==> flow/design.v (excerpt) <==
module apb_wrapper#(parameter addr_width = 5, data_width = 16)(
    input bit pclk,                   
    input bit preset_n,               
    input logic transfer,  
    input logic [addr_width - 1 : 0] apb_paddr,  
    input logic [data_width - 1 : 0] apb_pwdata,  
    input logic apb_control ,         
    output logic [data_width - 1 : 0] apb_spwdata,   
    output logic [data_width - 1 : 0] apb_prdata  
    );
    logic [addr_width-1:0] paddr;
    logic pselx;
    bit penable;
    logic pwrite;
    logic [data_width-1:0] pwdata;
    logic [data_width/8-1:0] pstrb; 
    logic                    pready;
    logic [data_width -1:0]  prdata;
    apb_master #(.addr_width(addr_width), .data_width(data_width)) DUT (
        .pclk(pclk),
        .preset_n(preset_n),
        .pready(pready),
        .transfer(transfer),
        .prdata(prdata),
        .apb_paddr(apb_paddr),
        .apb_pwdata(apb_pwdata),
        .apb_control(apb_control),
        .paddr(paddr),
        .pselx(pselx),
        .penable(penable),
        .pwrite(pwrite),
        .pwdata(pwdata),
        .pstrb(pstrb),
        .apb_prdata(apb_prdata)
    );
     apb_slave #(
        .addr_width(addr_width),
        .data_width(data_width)
    ) dut (
        .pclk       (pclk),
        .preset_n   (preset_n),
        .pselx      (pselx),
        .penable    (penable),
        .pwrite     (pwrite),
        .paddr      (paddr),
        .pwdata     (pwdata),
        .apb_spwdata(apb_spwdata),
        .prdata     (prdata),
        .pready     (pready)
    );
endmodule
For scale: about 1200 cells after synthesis.
export LEC_CHECK = 0
export CAP_MARGIN = 20
export CORE_MARGIN = 2
export CORE_UTILIZATION = 58
export CTS_CLUSTER_DIAMETER = 48
export PLACE_DENSITY = 0.69
export SETUP_SLACK_MARGIN = 0.68
export SLEW_MARGIN = 20
export TNS_END_PERCENT = 5
create_clock -name core_clock -period 3.35 [get_ports {pclk}]
run.sh (not shown) runs the stock make flow with config.mk's settings and CLKGATE_MAP_FILE=.
The first run completed without violations.
Rerun with:
- CORE_UTILIZATION: 58 -> 72
- CTS_CLUSTER_DIAMETER: 48 -> unset
- PLACE_DENSITY: 0.69 -> unset
- SETUP_SLACK_MARGIN: 0.68 -> -0.2
- TNS_END_PERCENT: 5 -> unset
- clock period: 3.35 -> 2.15 ns (I/O delays scaled with it)
=> With this change the flow did not get past 4_1_cts; die size drops by about a fifth; synthesized cell count does not change; area after synthesis is unchanged.
Rerun with:
- CORE_UTILIZATION: 72 -> 66
- SETUP_SLACK_MARGIN: -0.2 -> unset
- clock period: 2.15 -> 2.45 ns (I/O delays scaled with it)
After rerunning:
- The new run ran to the end with violations: setup timing
- die area went up by a little under a tenth
- synthesized cell count is unchanged
- synthesized area is unchanged
Rerun with:
- ABC_AREA: unset -> 1
- CORE_UTILIZATION: 66 -> 62
- clock period: 2.45 -> 2.97 ns (I/O delays scaled with it)
This time the run completed with no timing, DRC or antenna violations. Clock power went down by 13%. Cell area rose by 2.9%. Clock-buffer cell count goes up by 14.

* * *

## v6
apb_wrapper again, from the RTL that the note above started with.
==> flow/design.v (excerpt) <==
module apb_wrapper#(parameter addr_width = 5, data_width = 16)(
    input bit pclk,                   
    input bit preset_n,               
    input logic transfer,  
    input logic [addr_width - 1 : 0] apb_paddr,  
    input logic [data_width - 1 : 0] apb_pwdata,  
    input logic apb_control ,         
    output logic [data_width - 1 : 0] apb_spwdata,   
    output logic [data_width - 1 : 0] apb_prdata  
    );
make LEC_CHECK=0 ABC_AREA=1 CAP_MARGIN=20 CORE_MARGIN=2 CORE_UTILIZATION=70 CTS_CLUSTER_DIAMETER=163 PLACE_DENSITY_LB_ADDON=0.12 SETUP_SLACK_MARGIN=-0.11 SLEW_MARGIN=20 finish   # period 2.28 ns
Although v6 finished all stages, its layout failed final checks on setup timing.
Changes in v7 relative to v6:
- PLACE_DENSITY_LB_ADDON no longer set, was 0.12
- SETUP_SLACK_MARGIN now 0.04, was -0.11
- CTS_CLUSTER_DIAMETER no longer set, was 163
- the clock period (ns, I/O delays scaled along) now 2.15, was 2.28
==> comparison <==
From the logs: v7 reached the end of the flow and failed the layout checks with setup timing.
v7 ends up with lower transition time at the pin with the least slew margin than v6 does.
Diff v6 -> v7: relative area of non-clock buffer cells in the final design saw an increase; number of buffers other than clock buffers in the final layout up about 45%; sequential share of cell area decreased 5.1 points; routed wire length rose by 33%.

* * *

apb_wrapper again, from the RTL that the note above started with.
==> flow/config.mk <==
export PLATFORM = sky130hd
export DESIGN_NAME = apb_wrapper
export DESIGN_NICKNAME = apb_wrapper
export VERILOG_FILES = /design/flow/design.v
export SDC_FILE = /design/flow/constraint.sdc
export NUM_CORES = 4
export LEC_CHECK = 0
export CAP_MARGIN = 20
export CORE_MARGIN = 2
export CORE_UTILIZATION = 70
export SETUP_SLACK_MARGIN = 0.83
export SLEW_MARGIN = 20
==> flow/constraint.sdc <==
create_clock -name core_clock -period 3.1 [get_ports {pclk}]
set_input_delay 0.6200 -clock core_clock [delete_from_list [all_inputs] [get_ports {pclk}]]
set_output_delay 0.6200 -clock core_clock [all_outputs]
set_load 0.01 [all_outputs]
Next try:
--- a/flow/config.mk
+++ b/flow/config.mk
@@ -6,7 +6,7 @@
 export NUM_CORES = 4
 export LEC_CHECK = 0
+export ABC_AREA = 1
 export CAP_MARGIN = 20
 export CORE_MARGIN = 2
 export CORE_UTILIZATION = 70
-export SETUP_SLACK_MARGIN = 0.83
 export SLEW_MARGIN = 20
==> flow/constraint.sdc (replaced) <==
create_clock -name core_clock -period 2.28 [get_ports {pclk}]
set_input_delay 0.4560 -clock core_clock [delete_from_list [all_inputs] [get_ports {pclk}]]
set_output_delay 0.4560 -clock core_clock [all_outputs]
set_load 0.01 [all_outputs]
=>
- The changed run ran to the end with violations: negative setup slack
- setup slack degrades by 0.61 ns
- non-clock buffer count increases by 26
- cell count climbs by well over a third
- power rose by well over a third
- critical path depth rises by 7
- via count rises by a quarter to a third
Next try:
--- a/flow/config.mk
+++ b/flow/config.mk
@@ -6,7 +6,6 @@
 export NUM_CORES = 4
 export LEC_CHECK = 0
-export ABC_AREA = 1
 export CAP_MARGIN = 20
 export CORE_MARGIN = 2
-export CORE_UTILIZATION = 70
+export CORE_UTILIZATION = 40
 export SLEW_MARGIN = 20
==> flow/constraint.sdc (replaced) <==
create_clock -name core_clock -period 4.09 [get_ports {pclk}]
set_input_delay 0.8180 -clock core_clock [delete_from_list [all_inputs] [get_ports {pclk}]]
set_output_delay 0.8180 -clock core_clock [all_outputs]
set_load 0.01 [all_outputs]
Result: Now the flow completed without violations; clock-buffer cell count increases by 6; power falls by 46%; final cell count is lower by 26%; setup slack improved by 1.0 ns.
Next try:
--- a/flow/config.mk
+++ b/flow/config.mk
@@ -8,4 +8,4 @@
 export CAP_MARGIN = 20
 export CORE_MARGIN = 2
-export CORE_UTILIZATION = 40
+export CORE_UTILIZATION = 70
 export SLEW_MARGIN = 20
==> flow/constraint.sdc (replaced) <==
create_clock -name core_clock -period 4.15 [get_ports {pclk}]
set_input_delay 0.8300 -clock core_clock [delete_from_list [all_inputs] [get_ports {pclk}]]
set_output_delay 0.8300 -clock core_clock [all_outputs]
set_load 0.01 [all_outputs]
After rerunning:
- The changed run completed without violations
- die size fell by 42%
- wire length fell by 6.8%
- design area fell by 2.6%
- via count rose by 1.0%
- area after synthesis does not change
- first-iteration DRC count rose by 17%
- hold slack improved by 0.059 ns
Next try:
--- a/flow/config.mk
+++ b/flow/config.mk
@@ -6,6 +6,8 @@
 export NUM_CORES = 4
 export LEC_CHECK = 0
+export ABC_AREA = 1
 export CAP_MARGIN = 20
 export CORE_MARGIN = 2
 export CORE_UTILIZATION = 70
+export SETUP_SLACK_MARGIN = 0.01
 export SLEW_MARGIN = 20
==> flow/constraint.sdc (replaced) <==
create_clock -name core_clock -period 2.15 [get_ports {pclk}]
set_input_delay 0.4300 -clock core_clock [delete_from_list [all_inputs] [get_ports {pclk}]]
set_output_delay 0.4300 -clock core_clock [all_outputs]
set_load 0.01 [all_outputs]
The new run reached the layout checks and failed them: negative setup slack.
Synthesized area goes up by 10%.
Worst hold slack is worse by 0.040 ns.
Design area is higher by about 20%.
Count of clock-buffer cells in the layout went down by 9.
Power rises by about 100%.
Via count climbs by 46%.
Sequential share of layout area goes down by 12 points.
Setup slack degrades by 1.2 ns.
First-iteration DRC count goes up by 26%.
Wire length is higher by 34%.
Global-route usage climbs by 5.1 points.
Next try:
--- a/flow/config.mk
+++ b/flow/config.mk
@@ -7,7 +7,10 @@
 export LEC_CHECK = 0
 export ABC_AREA = 1
-export CAP_MARGIN = 20
+export CAP_MARGIN = 40
 export CORE_MARGIN = 2
-export CORE_UTILIZATION = 70
-export SETUP_SLACK_MARGIN = 0.01
+export CORE_UTILIZATION = 72
+export CTS_CLUSTER_DIAMETER = 163
+export CTS_CLUSTER_SIZE = 15
+export PLACE_DENSITY_LB_ADDON = 0.11
+export SETUP_SLACK_MARGIN = -0.12
 export SLEW_MARGIN = 20
=>
- The changed run ran to the end with violations: negative setup slack
- clock-buffer cell count drops by 6
- routed wire length rose by about 2.6%
- total power went down by 6.4%
- setup slack loses 0.15 ns
- die area shrinks by about 2.7%
- synthesized area stays the same
- register-to-register slack is worse by 0.15 ns
- via count grows by 1.8%
- utilization goes down by 0.50 points
- non-clock buffer count rose by 4
- maximum frequency came out lower by 5.9%

* * *

## run A
Starting RTL as in the previous note.
==> flow/config.mk <==
export PLATFORM = sky130hd
export DESIGN_NAME = apb_wrapper
export DESIGN_NICKNAME = apb_wrapper
export VERILOG_FILES = /design/flow/design.v
export SDC_FILE = /design/flow/constraint.sdc
export NUM_CORES = 4
export LEC_CHECK = 0
export ABC_AREA = 1
export CAP_MARGIN = 20
export CORE_MARGIN = 2
export CORE_UTILIZATION = 40
export MIN_ROUTING_LAYER = met2
export SLEW_MARGIN = 20
export TNS_END_PERCENT = 95
==> flow/constraint.sdc <==
create_clock -name core_clock -period 5.0 [get_ports {pclk}]
set_input_delay 1.0000 -clock core_clock [delete_from_list [all_inputs] [get_ports {pclk}]]
set_output_delay 1.0000 -clock core_clock [all_outputs]
set_load 0.01 [all_outputs]
--- input diff run A..run B ---
# run A
export LEC_CHECK = 0
export ABC_AREA = 1
export CAP_MARGIN = 20
export CORE_MARGIN = 2
export CORE_UTILIZATION = 40
export MIN_ROUTING_LAYER = met2
export SLEW_MARGIN = 20
export TNS_END_PERCENT = 95
create_clock -name core_clock -period 5.0 [get_ports {pclk}]
# run B
export LEC_CHECK = 0
export ABC_AREA = 1
export CAP_MARGIN = 20
export CORE_MARGIN = 2
export CORE_UTILIZATION = 64
export PLACE_DENSITY = 0.36
export SLEW_MARGIN = 20
create_clock -name core_clock -period 2.97 [get_ports {pclk}]
[summary]
Compared with run A, run B ends up with more cell area. Note that the cell-internal power recorded for run B amounts to 1.7 times the value seen in run A. The lower clock skew came out of run B. On post-route clock period utilization: between run A and run B, it ends up higher for run B. Looking at routed wire length across both flows, run B is the stronger of the two, with run A trailing. Compared with run A, run B shows cell area power density that has gone up by more than half.
### run B -> run C
# run B
export LEC_CHECK = 0
export ABC_AREA = 1
export CAP_MARGIN = 20
export CORE_MARGIN = 2
export CORE_UTILIZATION = 64
export PLACE_DENSITY = 0.36
export SLEW_MARGIN = 20
create_clock -name core_clock -period 2.97 [get_ports {pclk}]
# run C
export LEC_CHECK = 0
export CAP_MARGIN = 20
export CORE_MARGIN = 2
export CORE_UTILIZATION = 40
export SLEW_MARGIN = 20
create_clock -name core_clock -period 3.86 [get_ports {pclk}]
==> comparison <==
Against run B, final standard cell area without fillers in run C came out better. [run C] worst setup slack rose 0.68 ns relative to run B. From run C to run B, number of hold buffers added after cts did not move at all. Between run B and run C, register-to-register slack increased.

* * *

Starting RTL as in the previous note.
export LEC_CHECK = 0
export ABC_AREA = 1
export CAP_MARGIN = 20
export CORE_MARGIN = 2
export CORE_UTILIZATION = 70
export CTS_CLUSTER_DIAMETER = 163
export PLACE_DENSITY_LB_ADDON = 0.18
export SETUP_SLACK_MARGIN = -0.11
export SLEW_MARGIN = 20
create_clock -name core_clock -period 2.28 [get_ports {pclk}]
The baseline completed, yet does not pass: negative setup slack.
==> next run, changes <==
Settings changed: ABC_AREA 1 to default, CORE_UTILIZATION 70 to 40, CTS_CLUSTER_DIAMETER 163 to default, PLACE_DENSITY_LB_ADDON 0.18 to default, SETUP_SLACK_MARGIN -0.11 to default.
Clock period 2.28 ns to 5.0 ns, I/O delays scaled along.
=> The new run went through all stages and came out clean; routed wire length shrinks by 16%; worst setup slack improved by 1.3 ns; clock power falls by 48%; sequential power is lower by 54%; sequential cell count does not change; clock-buffer cell count increases by 9; sequential share of layout area grows by 7.3 points; via count came out lower by 31%; total power goes down by 53%.

* * *

apb_wrapper again, from the RTL that the note above started with.
==> flow/config.mk <==
export PLATFORM = sky130hd
export DESIGN_NAME = apb_wrapper
export DESIGN_NICKNAME = apb_wrapper
export VERILOG_FILES = /design/flow/design.v
export SDC_FILE = /design/flow/constraint.sdc
export NUM_CORES = 4
export LEC_CHECK = 0
export ABC_AREA = 1
export CAP_MARGIN = 20
export CORE_ASPECT_RATIO = 0.59
export CORE_MARGIN = 4
export CORE_UTILIZATION = 36
export CTS_CLUSTER_SIZE = 53
export MIN_ROUTING_LAYER = met2
export SLEW_MARGIN = 40
==> flow/constraint.sdc <==
create_clock -name core_clock -period 5.68 [get_ports {pclk}]
set_input_delay 1.1360 -clock core_clock [delete_from_list [all_inputs] [get_ports {pclk}]]
set_output_delay 1.1360 -clock core_clock [all_outputs]
set_load 0.01 [all_outputs]
Edit:
ABC_AREA = default   (was 1)
CORE_ASPECT_RATIO = default   (was 0.59)
CORE_MARGIN = 2   (was 4)
CORE_UTILIZATION = 52   (was 36)
CTS_CLUSTER_SIZE = default   (was 53)
MIN_ROUTING_LAYER = default   (was met2)
SLEW_MARGIN = 20   (was 40)
clock period = 4.09 ns   (was 5.68 ns; I/O delays follow)
Cell area is lower by 7.7%.
Power is higher by 40%.
Synthesized cell count is lower by 43%.
Routed wire length is lower by 22%.
Setup slack loses 0.84 ns.
Worst hold slack loses 0.25 ns.
Non-clock buffer count is higher by 25.
Synthesized area is lower by 9.5%.
Utilization is higher by 19 points.
Via count is lower by 43%.
Edit:
CORE_UTILIZATION = 10   (was 52)
clock period = 5.06 ns   (was 4.09 ns; I/O delays follow)
After rerunning: The new run finished with timing, DRC and antenna clean. Global-route usage shrinks by 22 points. Clock skew shrinks by 0.0048 ns. Non-clock buffer count fell by 21. Cell area came out higher by 11%. Wire length went up by 14%. Register-to-register slack gains 0.53 ns. Die size goes up to 5.1 times its value. Clock power came out lower by 14%. Power drops by 17%.
Edit:
CORE_UTILIZATION = 40   (was 10)
SETUP_SLACK_MARGIN = -0.35   (was default)
clock period = 3.86 ns   (was 5.06 ns; I/O delays follow)
What happened: Setup slack is worse by 0.44 ns. Routed wire length went down by 12%. First-iteration DRC count goes up by 11%. Sequential power rose by 31%. Power rose by 29%. Die area is lower by 75%. Non-clock buffer count is higher by 24. Worst hold slack degrades by 0.24 ns. Utilization came out higher by 35 points.
Edit:
CORE_UTILIZATION = 72   (was 40)
SETUP_SLACK_MARGIN = -0.29   (was -0.35)
clock period = 3.6 ns   (was 3.86 ns; I/O delays follow)
Effect: Routed wire length is about the same. Clock power hardly moves. Design area falls by 1.9%.
Edit:
PLACE_DENSITY_LB_ADDON = 0.06   (was default)
SETUP_SLACK_MARGIN = default   (was -0.29)
clock period = 2.15 ns   (was 3.6 ns; I/O delays follow)
Effect: Now the flow finished with negative setup slack left. Clock skew climbs by 0.025 ns. Design area is higher by 11%. Via count came out higher by 28%. Non-clock buffer count rose by 145. Count of clock-buffer cells in the layout grows by 5.

* * *

Starting RTL as in the previous note.
Settings: LEC_CHECK=0, CAP_MARGIN=20, CORE_MARGIN=2, CORE_UTILIZATION=70, PLACE_DENSITY=0.35, SETUP_SLACK_MARGIN=0.82, SLEW_MARGIN=20; clock period 2.75 ns.
The baseline ran to the end with violations: negative setup slack.
Then changed:
Settings changed: PLACE_DENSITY 0.35 to not set, PLACE_DENSITY_LB_ADDON set to 0.06.
Clock period 2.75 ns to 3.1 ns, I/O delays scaled along.
Result: With this change the flow went through all stages and came out clean; cell area decreases by 6.8%; critical path depth is lower by 1; synthesized cell count does not change; sequential power goes down by 11%; clock-buffer cell count is lower by 1.
Then changed:
Settings changed: CORE_UTILIZATION 70 to 44, PLACE_DENSITY_LB_ADDON 0.06 to not set, SETUP_SLACK_MARGIN 0.82 to not set.
Clock period 3.1 ns to 3.86 ns, I/O delays scaled along.
- worst setup slack gains 0.21 ns
- via count goes down by 9.9%
- total power drops by 17%
- register-to-register slack improved by 0.21 ns
- core utilization is lower by 35 points
- wire length is lower by 8.4%
- clock-buffer cell count goes down by 3
- area after synthesis does not change
- clock power shrinks by 10%
- first-iteration DRC count came out lower by 42%
- clock skew is about the same
Power figures rest on the tool's default switching activity, not on a simulated workload.
